// caesar_cipher
module caesar_cipher (
   input            clk
  ,input            rst_n
  ,input            ptxt_valid  
  ,input            mode  
  ,input            key_shift_dir_1  
  ,input            key_shift_dir_3  
  ,input      [4:0] key_shift_num_1  
  ,input      [4:0] key_shift_num_3  
  ,input      [7:0] ptxt_char
  ,output reg [7:0] ctxt_char
  ,output reg       err_invalid_key_shift_num
  ,output reg       err_invalid_ptxt_char
  ,output reg       ctx_ready
);
Size in the first run: about 2500 cells after synthesis, roughly 10 flip-flops, ~35 I/O pins, roughly 14000 um2 of cells after synthesis.
clock: 4.14 ns
lec_check: 0
abc_area: 1
cap_margin: 20
core_margin: 2
core_utilization: 70
cts_cluster_diameter: 97
cts_cluster_size: 35
slew_margin: 20
run.sh (not shown) runs the stock make flow with config.mk's settings and CLKGATE_MAP_FILE=.
The baseline ended with an error in detailed placement on DPL-0038.
Rerun with:
Settings changed: ABC_AREA 1 to unset, CORE_UTILIZATION 70 to 40, CTS_CLUSTER_DIAMETER 97 to unset, CTS_CLUSTER_SIZE 35 to unset.
Clock period 4.14 ns to 14.0 ns, I/O delays scaled along.
The new run finished with timing, DRC and antenna clean.
Synthesized area came out higher by 12%.
Synthesized cell count falls by 8.0%.
Die size grows by 94%.
Rerun with:
Settings changed: ABC_AREA set to 0, CELL_PAD_IN_SITES_DETAIL_PLACEMENT set to 1, CORE_ASPECT_RATIO set to 1.15, CORE_UTILIZATION 40 to 68, CTS_CLUSTER_DIAMETER set to 46, CTS_CLUSTER_SIZE set to 97, GPL_ROUTABILITY_DRIVEN set to 1, GPL_TIMING_DRIVEN set to 0, MAX_ROUTING_LAYER set to met4, MIN_ROUTING_LAYER set to met2, SLEW_MARGIN 20 to 35.
After rerunning: With this change the flow died in detailed placement. Synthesized cell count stays the same. Synthesized area does not change. Die area went down by well over a third.
Rerun with:
Settings changed: ABC_AREA 0 to 1, CORE_ASPECT_RATIO 1.15 to unset, CTS_CLUSTER_SIZE 97 to 27, GPL_ROUTABILITY_DRIVEN 1 to 0, MIN_ROUTING_LAYER met2 to met1, SLEW_MARGIN 35 to 0.
- The new run aborted during detailed placement (DPL-0033)
- synthesized area went down by 11%
- die size fell by 11%
- synthesized cell count rises by 8.7%
Rerun with:
Settings changed: CELL_PAD_IN_SITES_DETAIL_PLACEMENT 1 to unset, CORE_ASPECT_RATIO set to 0.5, CORE_UTILIZATION 68 to 45, CTS_CLUSTER_DIAMETER 46 to 226, CTS_CLUSTER_SIZE 27 to 100, GPL_TIMING_DRIVEN 0 to unset, MAX_ROUTING_LAYER met4 to unset, MIN_ROUTING_LAYER met1 to unset, PLACE_DENSITY_LB_ADDON set to 0.08, SLEW_MARGIN 0 to 20, TNS_END_PERCENT set to 10.
What happened:
- Now the flow produced a clean layout
- area after synthesis is unchanged
- die area came out higher by 50%
- synthesized cell count is unchanged

========
Starting RTL as in the previous note.
clock: 10.8 ns
lec_check: 0
cap_margin: 15
cell_pad_in_sites_detail_placement: 0
cell_pad_in_sites_global_placement: 0
core_margin: 2
core_utilization: 63
cts_cluster_diameter: 389
gpl_timing_driven: 1
min_routing_layer: met1
place_density_lb_addon: 0.1
slew_margin: 20
tns_end_percent: 65
The baseline failed in global routing.
Then changed:
Settings changed: CELL_PAD_IN_SITES_GLOBAL_PLACEMENT 0 to 2, CORE_UTILIZATION 63 to 44, CTS_CLUSTER_DIAMETER 389 to 66, CTS_CLUSTER_SIZE from default to 98, TNS_END_PERCENT 65 to 15.
Clock period 10.8 ns to 23.0 ns, I/O delays scaled along.
=> With this change the flow completed with no timing, DRC or antenna violations. Die area goes up by 42%. Synthesized cell count stays the same. Synthesized area stays the same.
Then changed:
Settings changed: CELL_PAD_IN_SITES_DETAIL_PLACEMENT 0 to 1, CORE_UTILIZATION 44 to 24, CTS_CLUSTER_DIAMETER 66 to 389, CTS_CLUSTER_SIZE 98 to default, GPL_TIMING_DRIVEN 1 to 0, TNS_END_PERCENT 15 to 65.
Outcome:
- setup slack is worse by 1.7 ns
- non-clock buffer count goes up by 59
- final cell count went up by about a fifth
- sequential share of layout area stays flat
- cell area rises by a few percent
- routed wire length is higher by a quarter to a third
- worst hold slack got worse by 0.0097 ns
Then changed:
Settings changed: CAP_MARGIN 15 to 20, CELL_PAD_IN_SITES_DETAIL_PLACEMENT 1 to default, CELL_PAD_IN_SITES_GLOBAL_PLACEMENT 2 to default, CORE_UTILIZATION 24 to 35, CTS_CLUSTER_DIAMETER 389 to default, GPL_TIMING_DRIVEN 0 to default, MIN_ROUTING_LAYER met1 to default, PLACE_DENSITY_LB_ADDON 0.1 to default, TNS_END_PERCENT 65 to default.
Clock period 23.0 ns to 13.6 ns, I/O delays scaled along.
Result: The new run ran to the end with no violations. Global-route usage climbs by 1.9 points. Sequential share of layout area stays flat. Critical path depth went down by 7. Final cell count came out lower by 9.3%.
Then changed:
Settings changed: CORE_UTILIZATION 35 to 66, CTS_CLUSTER_SIZE from default to 100, PLACE_DENSITY from default to 0.39.
Clock period 13.6 ns to 13.2 ns, I/O delays scaled along.
The new run finished with timing, DRC and antenna clean; wire length fell by 1.2%; worst setup slack gets worse by 0.21 ns; non-clock buffer count rose by 9; first-iteration DRC count rose by 30%; via count rose by 4.6%.
Then changed:
Settings changed: CORE_UTILIZATION 66 to 68, CTS_CLUSTER_SIZE 100 to default, PLACE_DENSITY 0.39 to default, TNS_END_PERCENT from default to 5.
Clock period 13.2 ns to 10.7 ns, I/O delays scaled along.
=> With this change the flow never finished: it broke off in global routing; die area went down by about 3%; area after synthesis is unchanged; synthesized cell count is unchanged.

========
Starting RTL as in the previous note.
clock: 14.0 ns
lec_check: 0
abc_area: 1
cap_margin: 20
core_margin: 2
core_utilization: 36
cts_cluster_diameter: 344
cts_cluster_size: 98
gpl_routability_driven: 0
place_density_lb_addon: 0.08
slew_margin: 20
tns_end_percent: 10
Rerun with:
CELL_PAD_IN_SITES_GLOBAL_PLACEMENT = 3   (was default)
CORE_UTILIZATION = 45   (was 36)
CTS_CLUSTER_DIAMETER = 295   (was 344)
CTS_CLUSTER_SIZE = 100   (was 98)
What happened:
- Now the flow did not get past global placement without I/O
- die size came out lower by about a fifth
- area after synthesis stays the same
- synthesized cell count is unchanged
Rerun with:
ABC_AREA = default   (was 1)
CELL_PAD_IN_SITES_GLOBAL_PLACEMENT = default   (was 3)
CORE_UTILIZATION = 40   (was 45)
CTS_CLUSTER_DIAMETER = default   (was 295)
CTS_CLUSTER_SIZE = default   (was 100)
GPL_ROUTABILITY_DRIVEN = default   (was 0)
PLACE_DENSITY_LB_ADDON = 0.1   (was 0.08)
SLEW_MARGIN = 40   (was 20)
TNS_END_PERCENT = default   (was 10)
The new run went through all stages and came out clean. Area after synthesis went up by roughly a tenth. Die area went up by a quarter to a third. Synthesized cell count went down by a little under a tenth.
Rerun with:
ABC_AREA = 1   (was default)
CELL_PAD_IN_SITES_DETAIL_PLACEMENT = 1   (was default)
CORE_UTILIZATION = 68   (was 40)
CTS_CLUSTER_DIAMETER = 46   (was default)
MAX_ROUTING_LAYER = met4   (was default)
MIN_ROUTING_LAYER = met1   (was default)
PLACE_DENSITY_LB_ADDON = default   (was 0.1)
SLEW_MARGIN = 0   (was 40)
This time the run failed in detailed placement; die area came out lower by well over a third; area after synthesis came out lower by roughly a tenth; synthesized cell count came out higher by a little under a tenth.

========
## sierra
Starting RTL as in the previous note.
export LEC_CHECK = 0
export ABC_AREA = 1
export CAP_MARGIN = 40
export CELL_PAD_IN_SITES_DETAIL_PLACEMENT = 0
export CELL_PAD_IN_SITES_GLOBAL_PLACEMENT = 0
export CORE_ASPECT_RATIO = 0.5
export CORE_MARGIN = 5
export CORE_UTILIZATION = 29
export CTS_CLUSTER_DIAMETER = 256
export CTS_CLUSTER_SIZE = 98
export GPL_ROUTABILITY_DRIVEN = 0
export GPL_TIMING_DRIVEN = 1
export MIN_ROUTING_LAYER = met1
export PLACE_DENSITY_LB_ADDON = 0.1
export SLEW_MARGIN = 25
export TNS_END_PERCENT = 15
create_clock -name core_clock -period 23.0 [get_ports {clk}]
Setup changes, sierra to nickel
Settings: CORE_UTILIZATION now 72, was 29; CAP_MARGIN now 30, was 40; CORE_MARGIN now 2, was 5; CTS_CLUSTER_SIZE now 37, was 98; CORE_ASPECT_RATIO no longer set, was 0.5; CTS_CLUSTER_DIAMETER now 363, was 256; TNS_END_PERCENT now 65, was 15; ABC_AREA no longer set, was 1; GPL_ROUTABILITY_DRIVEN no longer set, was 0; SLEW_MARGIN now 20, was 25; PLACE_DENSITY_LB_ADDON no longer set, was 0.1; MAX_ROUTING_LAYER now met4, previously not set; the clock period (ns, I/O delays scaled along) now 13.7, was 23.0.
Results
- nickel finished all stages; the layout is clean.
- Of sierra and nickel, the run reporting the lower area fraction in and, or, nand and nor cells was nickel.
- Against sierra, nickel comes in 23% lower on logic depth of the worst setup path including buffers.
- Across both runs, hold slack was lower for nickel than for sierra.
- Taking sierra as the reference, in nickel vias after detailed routing up about 17%, filler-free cell count of the finished design decreased 599, combinational gate count decreased by 14 relative to the old numbers.
Changes in harbor relative to nickel:
Settings: putting PLACE_DENSITY_LB_ADDON at 0.1 where nothing was set; swapping 363 for 389 in CTS_CLUSTER_DIAMETER; clearing CTS_CLUSTER_SIZE, which used to be 37; swapping 30 for 15 in CAP_MARGIN; clearing MAX_ROUTING_LAYER, which used to be met4; swapping 72 for 57 in CORE_UTILIZATION; swapping 13.7 for 10.7 in the clock period (ns, I/O delays scaled along).
## What came out
harbor: all stages done; final checks FAILED (negative setup slack). Taking nickel as the reference, in harbor length of the first detailed-routing pass in iterations rose 1; placer's final routability congestion estimate fell about 7%; sequential share of layout area fell 0.31 points.
Input changes introduced in willow (baseline for comparison: harbor):
Settings: CTS_CLUSTER_DIAMETER no longer set, was 389; CELL_PAD_IN_SITES_DETAIL_PLACEMENT no longer set, was 0; TNS_END_PERCENT no longer set, was 65; MIN_ROUTING_LAYER no longer set, was met1; GPL_TIMING_DRIVEN no longer set, was 1; MAX_ROUTING_LAYER now met4, previously not set; CORE_UTILIZATION now 70, was 57; PLACE_DENSITY_LB_ADDON no longer set, was 0.1; CELL_PAD_IN_SITES_GLOBAL_PLACEMENT no longer set, was 0; CAP_MARGIN now 20, was 15.
Findings:
For willow, the flow was terminated by a tool error in global routing (5_1_grt) and produced no final design.
willow against harbor: placement row count went down by 6, floorplan die height went down by 9.5%.
willow against harbor: die boundary width shows a reduction of 16 um, effective utilization at floorplan higher.
In willow, number of buffers inserted to repair setup after CTS is higher than in harbor.
The HPWL after detailed placement number comes out higher for harbor vs willow.
Max routability congestion estimate across harbor and willow: willow
On die area, the lower figure sits with willow, not harbor.
